==> run R <==
// accel_display
module accel_display(
	input 		          		clk,         
	input 		          		reset_n,
	input 		     [1:0]		SW,
	input 		          		data_update,
	input 		     [15:0]		data_x,
	input 		     [15:0]		data_y,
	output		     [7:0]		HEX0,
	output		     [7:0]		HEX1,
	output		     [7:0]		HEX2,
	output		     [7:0]		HEX3,
	output		reg  [3:0]		VGA_B,
	output		reg  [3:0]		VGA_G,
	output		reg          	VGA_HS,
	output		reg  [3:0]		VGA_R,
	output		reg          	VGA_VS
);
==> flow/config.mk <==
export PLATFORM = sky130hd
export DESIGN_NAME = accel_display
export DESIGN_NICKNAME = accel_display
export VERILOG_FILES = /design/flow/design.v
export SDC_FILE = /design/flow/constraint.sdc
export NUM_CORES = 4
export LEC_CHECK = 0
export ABC_AREA = 0
export CAP_MARGIN = 20
export CELL_PAD_IN_SITES_GLOBAL_PLACEMENT = 3
export CORE_MARGIN = 2
export CORE_UTILIZATION = 33
export CTS_CLUSTER_DIAMETER = 263
export GPL_ROUTABILITY_DRIVEN = 1
export HOLD_SLACK_MARGIN = -0.06
export MIN_ROUTING_LAYER = met2
export SETUP_SLACK_MARGIN = 1.95
export SLEW_MARGIN = 20
export TNS_END_PERCENT = 5
==> flow/constraint.sdc <==
create_clock -name core_clock -period 20.0 [get_ports {clk}]
set_input_delay 4.0000 -clock core_clock [delete_from_list [all_inputs] [get_ports {clk}]]
set_output_delay 4.0000 -clock core_clock [all_outputs]
set_load 0.01 [all_outputs]
run.sh (not shown) runs the stock make flow with config.mk's settings and CLKGATE_MAP_FILE=.
==> inputs of run Y, as changes to run R <==
==> flow/config.mk (replaced) <==
export PLATFORM = sky130hd
export DESIGN_NAME = accel_display
export DESIGN_NICKNAME = accel_display
export VERILOG_FILES = /design/flow/design.v
export SDC_FILE = /design/flow/constraint.sdc
export NUM_CORES = 4
export LEC_CHECK = 0
export CAP_MARGIN = 20
export CORE_MARGIN = 2
export CORE_UTILIZATION = 68
export CTS_CLUSTER_SIZE = 41
export SETUP_SLACK_MARGIN = 3.08
export SLEW_MARGIN = 20
==> flow/constraint.sdc (replaced) <==
create_clock -name core_clock -period 13.1 [get_ports {clk}]
set_input_delay 2.6200 -clock core_clock [delete_from_list [all_inputs] [get_ports {clk}]]
set_output_delay 2.6200 -clock core_clock [all_outputs]
set_load 0.01 [all_outputs]
==> inputs of run G, as changes to run R <==
==> flow/config.mk (replaced) <==
export PLATFORM = sky130hd
export DESIGN_NAME = accel_display
export DESIGN_NICKNAME = accel_display
export VERILOG_FILES = /design/flow/design.v
export SDC_FILE = /design/flow/constraint.sdc
export NUM_CORES = 4
export LEC_CHECK = 0
export CAP_MARGIN = 20
export CORE_MARGIN = 2
export CORE_UTILIZATION = 61
export SETUP_SLACK_MARGIN = 3.63
export SLEW_MARGIN = 20
==> flow/constraint.sdc (replaced) <==
create_clock -name core_clock -period 13.1 [get_ports {clk}]
set_input_delay 2.6200 -clock core_clock [delete_from_list [all_inputs] [get_ports {clk}]]
set_output_delay 2.6200 -clock core_clock [all_outputs]
set_load 0.01 [all_outputs]
==> notes <==
Die area: run Y < run G < run R. Against run Y, the critical path depth of run G is lower by 2. Via count: run G is lower than run R (23%). Sequential cell count is the same in run G and run R.
==> figures <==
item	run G	run Y	run R
Unrepaired setup endpoints after global routing	yes	yes	no
Die height	242 microns	230 microns	328 microns
Run status	timing/DRC/antenna clean	timing/DRC/antenna clean	timing/DRC/antenna clean
Global routing usage on met3	0.0340	0.0397	0.294
Share of the cycle needed by the critical path after routing	0.884	0.899	0.820
Largest clock skew in the final design	0.0212 ns	0.0200 ns	0.0157 ns
Drt initial violations	1,077	1,250	3,426
Final non-filler cell area	0.0416 sq mm	0.0408 sq mm	0.0388 sq mm
ClkCell Share	0.0494	0.0505	0.0590

========
==> sierra: inputs <==
accel_display again, from the RTL that the note above started with.
Settings: LEC_CHECK=0, ABC_AREA=1, CAP_MARGIN=20, CORE_MARGIN=2, CORE_UTILIZATION=72, CTS_CLUSTER_DIAMETER=221, CTS_CLUSTER_SIZE=14, GPL_ROUTABILITY_DRIVEN=1, PLACE_DENSITY_LB_ADDON=0.04, SETUP_SLACK_MARGIN=-0.91, SLEW_MARGIN=10, TNS_END_PERCENT=5; clock period 9.27 ns.
==> inputs of pepper, as changes to sierra <==
ABC_AREA = unset   (was 1)
CORE_UTILIZATION = 62   (was 72)
CTS_CLUSTER_DIAMETER = unset   (was 221)
CTS_CLUSTER_SIZE = unset   (was 14)
GPL_ROUTABILITY_DRIVEN = unset   (was 1)
PLACE_DENSITY = 0.6   (was unset)
PLACE_DENSITY_LB_ADDON = unset   (was 0.04)
SETUP_SLACK_MARGIN = unset   (was -0.91)
SLEW_MARGIN = 20   (was 10)
TNS_END_PERCENT = unset   (was 5)
==> flow/constraint.sdc (replaced) <==
create_clock -name core_clock -period 8.34 [get_ports {clk}]
set_input_delay 1.6680 -clock core_clock [delete_from_list [all_inputs] [get_ports {clk}]]
set_output_delay 1.6680 -clock core_clock [all_outputs]
set_load 0.01 [all_outputs]
==> comparison table <==
item	pepper	sierra
Final worst clock skew	0.0149 ns	0.0446 ns
GR Layer Usage met3	3.43%	4.47%
Depth of the worst register-to-register path	48	55
Multi-Input Combinational	2,455	3,104
Area share of fa/ha/maj cells after synthesis	23.5%	23.3%
Share of synthesized cell area in and, or, nand and nor gates	11.4%	20.6%
FF-to-FF setup slack	-2.49 ns	-1.21 ns
Post-Route Setup TNS	-76.67 ns	-21.71 ns
Time the final worst path needs with I/O delays and setup	10.83 ns	10.48 ns
Synthesized netlist cell count	3,595	4,489
Met3 Wirelength	2.58 mm	4.45 mm
Global routing met1 resource utilization	33.5%	42.1%
Yosys xor share	4.63%	2.96%
Well-Tap Cells	748	615
Initial drt markers	1,211	2,232
Slowest stage cell, crit path	fa_2	fa_1
Outcome	complete, but fails checks	complete, but fails checks
Reasons for failing layout checks	negative setup slack	negative setup slack
Sum of routed wire length over all layers	86.0 mm	81.0 mm

========
==> inputs of job 9238 <==
accel_display again, from the RTL that the note above started with.
make LEC_CHECK=0 ABC_AREA=1 CAP_MARGIN=5 CORE_MARGIN=2 CORE_UTILIZATION=72 CTS_CLUSTER_DIAMETER=227 SETUP_SLACK_MARGIN=2.72 SLEW_MARGIN=20 finish   # period 10.6 ns
==> job 6167: changes against job 9238 <==
--- a/flow/config.mk
+++ b/flow/config.mk
@@ -7,8 +7,6 @@
 export LEC_CHECK = 0
-export ABC_AREA = 1
-export CAP_MARGIN = 5
+export CAP_MARGIN = 20
 export CORE_MARGIN = 2
-export CORE_UTILIZATION = 72
-export CTS_CLUSTER_DIAMETER = 227
-export SETUP_SLACK_MARGIN = 2.72
+export CORE_UTILIZATION = 64
+export PLACE_DENSITY = 0.6
 export SLEW_MARGIN = 20
==> flow/constraint.sdc (replaced) <==
create_clock -name core_clock -period 12.4 [get_ports {clk}]
set_input_delay 2.4800 -clock core_clock [delete_from_list [all_inputs] [get_ports {clk}]]
set_output_delay 2.4800 -clock core_clock [all_outputs]
set_load 0.01 [all_outputs]
==> results <==
Job 6167 ran to the end with no violations. Job 9238 did not get past global routing (5_1_grt) with GRT-0232.
Of job 6167 and job 9238, job 9238 has the higher synthesized cell count (gap about 20%, measured against job 9238).
In job 9238 the area after synthesis is larger than in job 6167, by 0.91%.
Between job 9238 and job 6167, the lower die area is in job 9238 (gap about 10%, measured against job 6167).
==> figures <==
item	job 6167	job 9238
Outcome	timing/DRC/antenna clean	stopped before the end
Last stage reached	-	global routing (5_1_grt)
Post-placement cell area	35700 um^2	36400 um^2
Cells resized by post-CTS repair	28	316
Initial core utilization	0.645	0.731
Post-CTS repair timing setup buffer count	12	212
Adder-cell share of the synthesized area	0.235	0.233
Die Footprint	55900 um^2	50200 um^2
Post-Place Worst Slack	-347 ps	65.6 ps
Final RePlAce weighted congestion	0.844	0.892
Simple Share, Synth	0.114	0.206
Total cells reported by yosys after synthesis	3595	4489
Standard cell core area	53600 um^2	47700 um^2
Unique cell types	113	69
Synth top area share	0.307	0.305
HPWL after DPL	49400 um	51000 um
Per-instance average area after synthesis	9.62 um^2	7.77 um^2

========
==> trial 50: inputs <==
Starting RTL as in the previous note.
Settings: LEC_CHECK=0, ABC_AREA=1, CAP_MARGIN=20, CORE_MARGIN=2, CORE_UTILIZATION=72, CTS_CLUSTER_SIZE=40, SETUP_SLACK_MARGIN=-0.7, SLEW_MARGIN=20; clock period 9.02 ns.
==> build 59 (differences from trial 50) <==
--- a/flow/config.mk
+++ b/flow/config.mk
@@ -6,9 +6,6 @@
 export NUM_CORES = 4
 export LEC_CHECK = 0
-export ABC_AREA = 1
-export CAP_MARGIN = 20
+export CAP_MARGIN = 5
 export CORE_MARGIN = 2
 export CORE_UTILIZATION = 72
-export CTS_CLUSTER_SIZE = 40
-export SETUP_SLACK_MARGIN = -0.7
 export SLEW_MARGIN = 20
==> flow/constraint.sdc (replaced) <==
create_clock -name core_clock -period 13.9 [get_ports {clk}]
set_input_delay 2.7800 -clock core_clock [delete_from_list [all_inputs] [get_ports {clk}]]
set_output_delay 2.7800 -clock core_clock [all_outputs]
set_load 0.01 [all_outputs]
==> comparison table <==
| metric | build 59 | trial 50 |
|---|---|---|
| Outcome | complete, no violations | complete, but fails checks |
| Layout check failures | - | setup timing |
| Multi-input gate share of the layout cell area | 0.575 | 0.523 |
| Layout inverter count without the clock tree | 462 | 674 |
| Launch point of the worst hold path | control.h_sync | control.v_sync |
| Worst EP required | 11120 ps | 9510 ps |
| Vias in the first global route | 25200 | 31300 |
| Cell with the largest stage delay on the worst path | sky130_fd_sc_hd__clkdlybuf4s50_1 | sky130_fd_sc_hd__fa_1 |
| All-layer global routing usage | 0.288 | 0.353 |
| Fraction of area in non-clock buffers | 0.0239 | 0.108 |
